Design shuzizhong, start of the top module:
module shuzizhong(
    input wire clk1,         
    input wire reset,        
    input wire ah1,          
    input wire am1,          
    input wire alarm1,       
    input wire en,           
    input wire naozhong,     
    output wire [0:6] shi,       
    output wire [0:6] ge,        
    output wire [0:6] min_shi,   
    output wire [0:6] min_ge,    
    output wire [0:6] sec_shi,   
    output wire [0:6] sec_ge,    
    output wire daodian,     
    output wire audio        
);
For scale: roughly 160 flip-flops, ~51 I/O pins, roughly 15000 um2 of cells after synthesis.
make LEC_CHECK=0 CAP_MARGIN=30 CELL_PAD_IN_SITES_DETAIL_PLACEMENT=0 CORE_MARGIN=3 CORE_UTILIZATION=18 CTS_CLUSTER_DIAMETER=397 CTS_CLUSTER_SIZE=98 HOLD_SLACK_MARGIN=0.03 MAX_ROUTING_LAYER=met5 PLACE_DENSITY_LB_ADDON=0.1 SLEW_MARGIN=20 finish   # period 33.0 ns
run.sh (not shown) runs the stock make flow with config.mk's settings and CLKGATE_MAP_FILE=.
The baseline ran to the end with no violations.
Edit:
--- a/flow/config.mk
+++ b/flow/config.mk
@@ -8,10 +8,9 @@
 export CAP_MARGIN = 30
 export CELL_PAD_IN_SITES_DETAIL_PLACEMENT = 0
+export CORE_ASPECT_RATIO = 1.78
 export CORE_MARGIN = 3
 export CORE_UTILIZATION = 18
-export CTS_CLUSTER_DIAMETER = 397
-export CTS_CLUSTER_SIZE = 98
 export HOLD_SLACK_MARGIN = 0.03
 export MAX_ROUTING_LAYER = met5
-export PLACE_DENSITY_LB_ADDON = 0.1
+export PLACE_DENSITY = 0.87
 export SLEW_MARGIN = 20
Effect: Count of clock-buffer cells in the layout decreases by 2. Register-to-register slack gets worse by 460 ps. Area after synthesis stays the same. Maximum frequency went down by 2.8%. Routed wire length falls by 17%. Power is lower by 4.4%. Die size barely changes. Core utilization is lower by 0.24 points. Design area drops by 0.33%. Final cell count hardly moves.
Edit:
==> flow/config.mk (replaced) <==
export PLATFORM = sky130hd
export DESIGN_NAME = shuzizhong
export DESIGN_NICKNAME = shuzizhong
export VERILOG_FILES = /design/flow/design.v
export SDC_FILE = /design/flow/constraint.sdc
export NUM_CORES = 4
export LEC_CHECK = 0
export ABC_AREA = 1
export CAP_MARGIN = 30
export CELL_PAD_IN_SITES_DETAIL_PLACEMENT = 0
export CORE_MARGIN = 2
export CORE_UTILIZATION = 70
export HOLD_SLACK_MARGIN = 0.03
export MAX_ROUTING_LAYER = met4
export PLACE_DENSITY = 0.64
export SLEW_MARGIN = 20
==> flow/constraint.sdc (replaced) <==
create_clock -name core_clock -period 11.8 [get_ports {clk1}]
set_input_delay 2.3600 -clock core_clock [delete_from_list [all_inputs] [get_ports {clk1}]]
set_output_delay 2.3600 -clock core_clock [all_outputs]
set_load 0.01 [all_outputs]
- The changed run finished with negative setup slack left
- setup slack loses 13000 ps
- clock power goes up to 2.8 times its value
- synthesized area goes up by 3.1%
- via count goes up by 19%
- sequential power goes up to 2.8 times its value
- core utilization goes up by 65 points
- routed wire length goes up by 25%

========
shuzizhong again, from the RTL that the note above started with.
Design shuzizhong, start of the top module:
module shuzizhong(
    input wire clk1,         
    input wire reset,        
    input wire ah1,          
    input wire am1,          
    input wire alarm1,       
    input wire en,           
    input wire naozhong,     
    output wire [0:6] shi,       
    output wire [0:6] ge,        
    output wire [0:6] min_shi,   
    output wire [0:6] min_ge,    
    output wire [0:6] sec_shi,   
    output wire [0:6] sec_ge,    
    output wire daodian,     
    output wire audio        
);
make LEC_CHECK=0 ABC_AREA=1 CAP_MARGIN=20 CORE_MARGIN=2 CORE_UTILIZATION=70 CTS_CLUSTER_DIAMETER=196 SLEW_MARGIN=20 finish   # period 10.7 ns
The baseline reached the layout checks and failed them: negative setup slack.
==> next run, changes <==
CTS_CLUSTER_DIAMETER = unset   (was 196)
clock period = 13.8 ns   (was 10.7 ns; I/O delays follow)
- This time the run produced a clean layout
- critical path depth rose by 11
- non-clock buffer count goes down by 220
- core utilization went down by 12 points
- clock skew is about the same
- synthesized cell count is unchanged
- clock-buffer cell count is unchanged
- area after synthesis is unchanged
==> next run, changes <==
ABC_AREA = unset   (was 1)
CORE_UTILIZATION = 24   (was 70)
clock period = 19.3 ns   (was 13.8 ns; I/O delays follow)
The changed run completed without violations; setup slack improves by 690 ps; clock-buffer cell count does not change; flip-flop count does not change; power decreases by 48%.
==> next run, changes <==
ABC_AREA = 1   (was unset)
CORE_UTILIZATION = 68   (was 24)
CTS_CLUSTER_DIAMETER = 367   (was unset)
clock period = 12.7 ns   (was 19.3 ns; I/O delays follow)
After rerunning:
- count of clock-buffer cells in the layout stays the same
- area after synthesis rises by a few percent
- total power rises by well over a third
- utilization rises by 52 points
- wire length rises by roughly a tenth

========
Starting RTL as in the previous note.
Design shuzizhong, start of the top module:
module shuzizhong(
    input wire clk1,         
    input wire reset,        
    input wire ah1,          
    input wire am1,          
    input wire alarm1,       
    input wire en,           
    input wire naozhong,     
    output wire [0:6] shi,       
    output wire [0:6] ge,        
    output wire [0:6] min_shi,   
    output wire [0:6] min_ge,    
    output wire [0:6] sec_shi,   
    output wire [0:6] sec_ge,    
    output wire daodian,     
    output wire audio        
);
export LEC_CHECK = 0
export ABC_AREA = 1
export CAP_MARGIN = 30
export CELL_PAD_IN_SITES_DETAIL_PLACEMENT = 0
export CORE_MARGIN = 2
export CORE_UTILIZATION = 66
export HOLD_SLACK_MARGIN = 0.03
export MAX_ROUTING_LAYER = met4
export SLEW_MARGIN = 20
create_clock -name core_clock -period 10.7 [get_ports {clk1}]
The starting point completed and failed the layout checks on setup timing.
Next try:
CAP_MARGIN = 20   (was 30)
CELL_PAD_IN_SITES_DETAIL_PLACEMENT = default   (was 0)
CORE_UTILIZATION = 70   (was 66)
CTS_CLUSTER_DIAMETER = 201   (was default)
HOLD_SLACK_MARGIN = default   (was 0.03)
MAX_ROUTING_LAYER = default   (was met4)
The changed run finished but fails on setup timing.
Final area drops by 0.54%.
Total power rose by 0.50%.
Final cell count is lower by 2.1%.
Clock power rose by about 0.7%.
Via count came out higher by 4.1%.
Next try:
CTS_CLUSTER_DIAMETER = 195   (was 201)
CTS_CLUSTER_SIZE = 72   (was default)
HOLD_SLACK_MARGIN = 0.29   (was default)
SETUP_SLACK_MARGIN = 2.41   (was default)
=> With this change the flow died in global routing (5_1_grt), error GRT-0116. Die area stays the same. Synthesized area stays the same. Synthesized cell count does not change.

========
Starting RTL as in the previous note.
==> flow/design.v (excerpt) <==
module shuzizhong(
    input wire clk1,         
    input wire reset,        
    input wire ah1,          
    input wire am1,          
    input wire alarm1,       
    input wire en,           
    input wire naozhong,     
    output wire [0:6] shi,       
    output wire [0:6] ge,        
    output wire [0:6] min_shi,   
    output wire [0:6] min_ge,    
    output wire [0:6] sec_shi,   
    output wire [0:6] sec_ge,    
    output wire daodian,     
    output wire audio        
);
clock: 19.3 ns
lec_check: 0
cap_margin: 20
core_margin: 2
core_utilization: 40
setup_slack_margin: 2.16
slew_margin: 20
The baseline passed the timing, design-rule and antenna checks.
==> next run, changes <==
ABC_AREA = 1   (was not set)
CORE_UTILIZATION = 62   (was 40)
CTS_CLUSTER_SIZE = 95   (was not set)
SETUP_SLACK_MARGIN = not set   (was 2.16)
clock period = 11.2 ns   (was 19.3 ns; I/O delays follow)
What happened:
- Now the flow finished with negative setup slack left
- wire length is higher by 15%
- sequential power grows by 74%
- final area goes up by 13%
- register-to-register slack loses 3600 ps
- worst setup slack got worse by 3600 ps
- non-clock buffer count went up by 116
- hold slack gets worse by 15 ps
- synthesized area climbs by 3.1%
==> next run, changes <==
ABC_AREA = not set   (was 1)
CORE_UTILIZATION = 40   (was 62)
CTS_CLUSTER_SIZE = not set   (was 95)
clock period = 25.0 ns   (was 11.2 ns; I/O delays follow)
=>
- The changed run ran to the end with no violations
- hold slack gains 15 ps
- synthesized area drops by a few percent
- sequential share of layout area went up by 3.2 points
- sequential cell count is unchanged
- synthesized cell count decreases by about a fifth
- first-iteration DRC count decreases by well over a third
- fmax fell by well over a third
- clock power goes down by well over a third
- global-route usage goes down by 11 points
- die area came out higher by well over a third
- core utilization came out lower by 33 points
==> next run, changes <==
CAP_MARGIN = 10   (was 20)
CELL_PAD_IN_SITES_DETAIL_PLACEMENT = 1   (was not set)
CELL_PAD_IN_SITES_GLOBAL_PLACEMENT = 2   (was not set)
CORE_ASPECT_RATIO = 0.52   (was not set)
CORE_UTILIZATION = 17   (was 40)
GPL_TIMING_DRIVEN = 1   (was not set)
MIN_ROUTING_LAYER = met2   (was not set)
Result:
- The changed run ran to the end with no violations
- global-route usage goes down by 0.54 points
- design area goes up by 5.8%
- routed wire length goes up by about 50%
- utilization goes down by 25 points
- sequential share of layout area goes down by 1.3 points
- cell count goes up by about 30%
- setup slack gets worse by 2900 ps
- worst hold slack gets better by 4.0 ps

========
Starting RTL as in the previous note.
export LEC_CHECK = 0
export CAP_MARGIN = 30
export CELL_PAD_IN_SITES_DETAIL_PLACEMENT = 2
export CORE_MARGIN = 3
export CORE_UTILIZATION = 18
export HOLD_SLACK_MARGIN = 0.03
export MAX_ROUTING_LAYER = met5
export PLACE_DENSITY_LB_ADDON = 0.1
export SLEW_MARGIN = 20
create_clock -name core_clock -period 33.0 [get_ports {clk1}]
Change:
- ABC_AREA: unset -> 1
- CELL_PAD_IN_SITES_DETAIL_PLACEMENT: 2 -> 0
- CORE_UTILIZATION: 18 -> 66
- PLACE_DENSITY_LB_ADDON: 0.1 -> unset
- clock period: 33.0 -> 12.8 ns (I/O delays scaled with it)
Effect: Global-route usage went up by 18 points; worst setup slack loses 12 ns; synthesized cell count went up by 25%; first-iteration DRC count went up by 130%; worst hold slack loses 0.010 ns; wire length went down by 21%; count of clock-buffer cells in the layout went down by 3; design area went up by 2.0%; die area went down by 71%; total power went up to 3.6 times its value.
Change:
- CORE_MARGIN: 3 -> 2
- SETUP_SLACK_MARGIN: unset -> -0.45
- clock period: 12.8 -> 10.7 ns (I/O delays scaled with it)
Result: Now the flow finished but fails on negative setup slack. Maximum frequency is higher by 4.3%. First-iteration DRC count is higher by 9.2%. Clock skew is about the same. Core utilization is higher by 8.4 points.
Change:
- CAP_MARGIN: 30 -> 20
- CELL_PAD_IN_SITES_DETAIL_PLACEMENT: 0 -> unset
- CORE_UTILIZATION: 66 -> 70
- CTS_CLUSTER_DIAMETER: unset -> 196
- CTS_CLUSTER_SIZE: unset -> 39
- HOLD_SLACK_MARGIN: 0.03 -> 0.3
- MAX_ROUTING_LAYER: met5 -> unset
- SETUP_SLACK_MARGIN: -0.45 -> 2.52
After rerunning: The new run ended with an error in clock tree synthesis; die area is lower by a few percent; area after synthesis is unchanged; synthesized cell count does not change.
Change:
- CORE_UTILIZATION: 70 -> 65
- CTS_CLUSTER_DIAMETER: 196 -> unset
- CTS_CLUSTER_SIZE: 39 -> unset
- HOLD_SLACK_MARGIN: 0.3 -> unset
- SETUP_SLACK_MARGIN: 2.52 -> unset
- clock period: 10.7 -> 12.3 ns (I/O delays scaled with it)
Outcome:
- Now the flow produced a clean layout
- synthesized cell count does not change
- die size rose by 7.5%
- area after synthesis stays the same
Change:
- CORE_UTILIZATION: 65 -> 69
- clock period: 12.3 -> 29.8 ns (I/O delays scaled with it)
Effect: Synthesized cell count is unchanged. Final cell count falls by a few percent. Count of clock-buffer cells in the layout stays the same. Non-clock buffer count decreases by 83. Global-route usage went up by 1.6 points.

========
shuzizhong again, from the RTL that the note above started with.
clock: 12.3 ns
lec_check: 0
abc_area: 1
cap_margin: 20
core_margin: 2
core_utilization: 65
cts_cluster_diameter: 205
place_density: 0.35
slew_margin: 20
Next try:
CORE_UTILIZATION = 72   (was 65)
CTS_CLUSTER_DIAMETER = unset   (was 205)
SETUP_SLACK_MARGIN = 3.63   (was unset)
This time the run ended with an error in 5_1_grt, error GRT-0116. Die size falls by roughly a tenth. Synthesized area is unchanged. Synthesized cell count does not change.
Next try:
ABC_AREA = unset   (was 1)
CORE_UTILIZATION = 60   (was 72)
PLACE_DENSITY = unset   (was 0.35)
SETUP_SLACK_MARGIN = unset   (was 3.63)
clock period = 13.2 ns   (was 12.3 ns; I/O delays follow)
Result: Now the flow reached the layout checks and failed them: negative setup slack. Area after synthesis decreases by 3.0%. Die size increases by 16%. Synthesized cell count decreases by 20%.

========
Starting RTL as in the previous note.
make LEC_CHECK=0 CAP_MARGIN=30 CELL_PAD_IN_SITES_DETAIL_PLACEMENT=2 CORE_MARGIN=3 CORE_UTILIZATION=18 CTS_CLUSTER_DIAMETER=217 CTS_CLUSTER_SIZE=98 HOLD_SLACK_MARGIN=0.03 MAX_ROUTING_LAYER=met5 PLACE_DENSITY_LB_ADDON=0.1 SLEW_MARGIN=20 TNS_END_PERCENT=15 finish   # period 33.0 ns
The starting point produced a clean layout.
Edit:
- CORE_ASPECT_RATIO: unset -> 0.79
- CORE_MARGIN: 3 -> 4
- CORE_UTILIZATION: 18 -> 67
- CTS_CLUSTER_DIAMETER: 217 -> unset
- CTS_CLUSTER_SIZE: 98 -> 99
- HOLD_SLACK_MARGIN: 0.03 -> unset
- MAX_ROUTING_LAYER: met5 -> unset
- PLACE_DENSITY_LB_ADDON: 0.1 -> unset
- SETUP_SLACK_MARGIN: unset -> 4.58
- TNS_END_PERCENT: 15 -> unset
- clock period: 33.0 -> 19.2 ns (I/O delays scaled with it)
Effect: The new run died in detailed placement on DPL-0033. Area after synthesis stays the same. Die area went down by well over a third. Synthesized cell count is unchanged.
Edit:
- ABC_AREA: unset -> 1
- CAP_MARGIN: 30 -> 20
- CELL_PAD_IN_SITES_DETAIL_PLACEMENT: 2 -> unset
- CORE_ASPECT_RATIO: 0.79 -> unset
- CORE_MARGIN: 4 -> 2
- CORE_UTILIZATION: 67 -> 68
- CTS_CLUSTER_DIAMETER: unset -> 367
- SETUP_SLACK_MARGIN: 4.58 -> unset
- clock period: 19.2 -> 10.5 ns (I/O delays scaled with it)
=>
- The changed run reached the layout checks and failed them: setup timing
- area after synthesis grows by about 3%
- die size shrinks by about 3.6%
- synthesized cell count grows by about 25%

========
shuzizhong again, from the RTL that the note above started with.
export LEC_CHECK = 0
export CAP_MARGIN = 5
export CELL_PAD_IN_SITES_DETAIL_PLACEMENT = 0
export CORE_MARGIN = 2
export CORE_UTILIZATION = 72
export CTS_CLUSTER_DIAMETER = 377
export HOLD_SLACK_MARGIN = 0.03
export MAX_ROUTING_LAYER = met5
export PLACE_DENSITY_LB_ADDON = 0.24
export SETUP_SLACK_MARGIN = -0.78
export SLEW_MARGIN = 20
create_clock -name core_clock -period 14.6 [get_ports {clk1}]
The starting point completed, yet does not pass: negative setup slack.
Rerun with:
Settings changed: ABC_AREA set to 1, CAP_MARGIN 5 to 30, CORE_UTILIZATION 72 to 70, CTS_CLUSTER_DIAMETER 377 to 231, CTS_CLUSTER_SIZE set to 15, PLACE_DENSITY_LB_ADDON 0.24 to not set, SETUP_SLACK_MARGIN -0.78 to -0.45.
Clock period 14.6 ns to 10.7 ns, I/O delays scaled along.
After rerunning: The new run completed, yet does not pass: negative setup slack; core utilization goes up by 4.1 points; cell area is higher by 12%; routed wire length climbs by 15%; cell count goes up by 27%; register-to-register slack is worse by 0.98 ns; synthesized cell count came out higher by 25%.
Rerun with:
Settings changed: CAP_MARGIN 30 to 20, CELL_PAD_IN_SITES_DETAIL_PLACEMENT 0 to not set, CORE_UTILIZATION 70 to 72, CTS_CLUSTER_DIAMETER 231 to 201, CTS_CLUSTER_SIZE 15 to not set, HOLD_SLACK_MARGIN 0.03 to 0.29, MAX_ROUTING_LAYER met5 to not set, PLACE_DENSITY set to 0.66, SETUP_SLACK_MARGIN -0.45 to 0.77.
What happened:
- This time the run aborted during global routing (5_1_grt)
- synthesized cell count is unchanged
- area after synthesis does not change
- die area drops by 2.7%
Rerun with:
Settings changed: CORE_UTILIZATION 72 to 70, CTS_CLUSTER_DIAMETER 201 to 196, CTS_CLUSTER_SIZE set to 39, HOLD_SLACK_MARGIN 0.29 to not set, PLACE_DENSITY 0.66 to not set, SETUP_SLACK_MARGIN 0.77 to -0.4.
What happened: Now the flow ran to the end with violations: negative setup slack. Area after synthesis stays the same. Synthesized cell count stays the same. Die area came out higher by 2.8%.
Power is estimated from default activity; no workload was simulated.
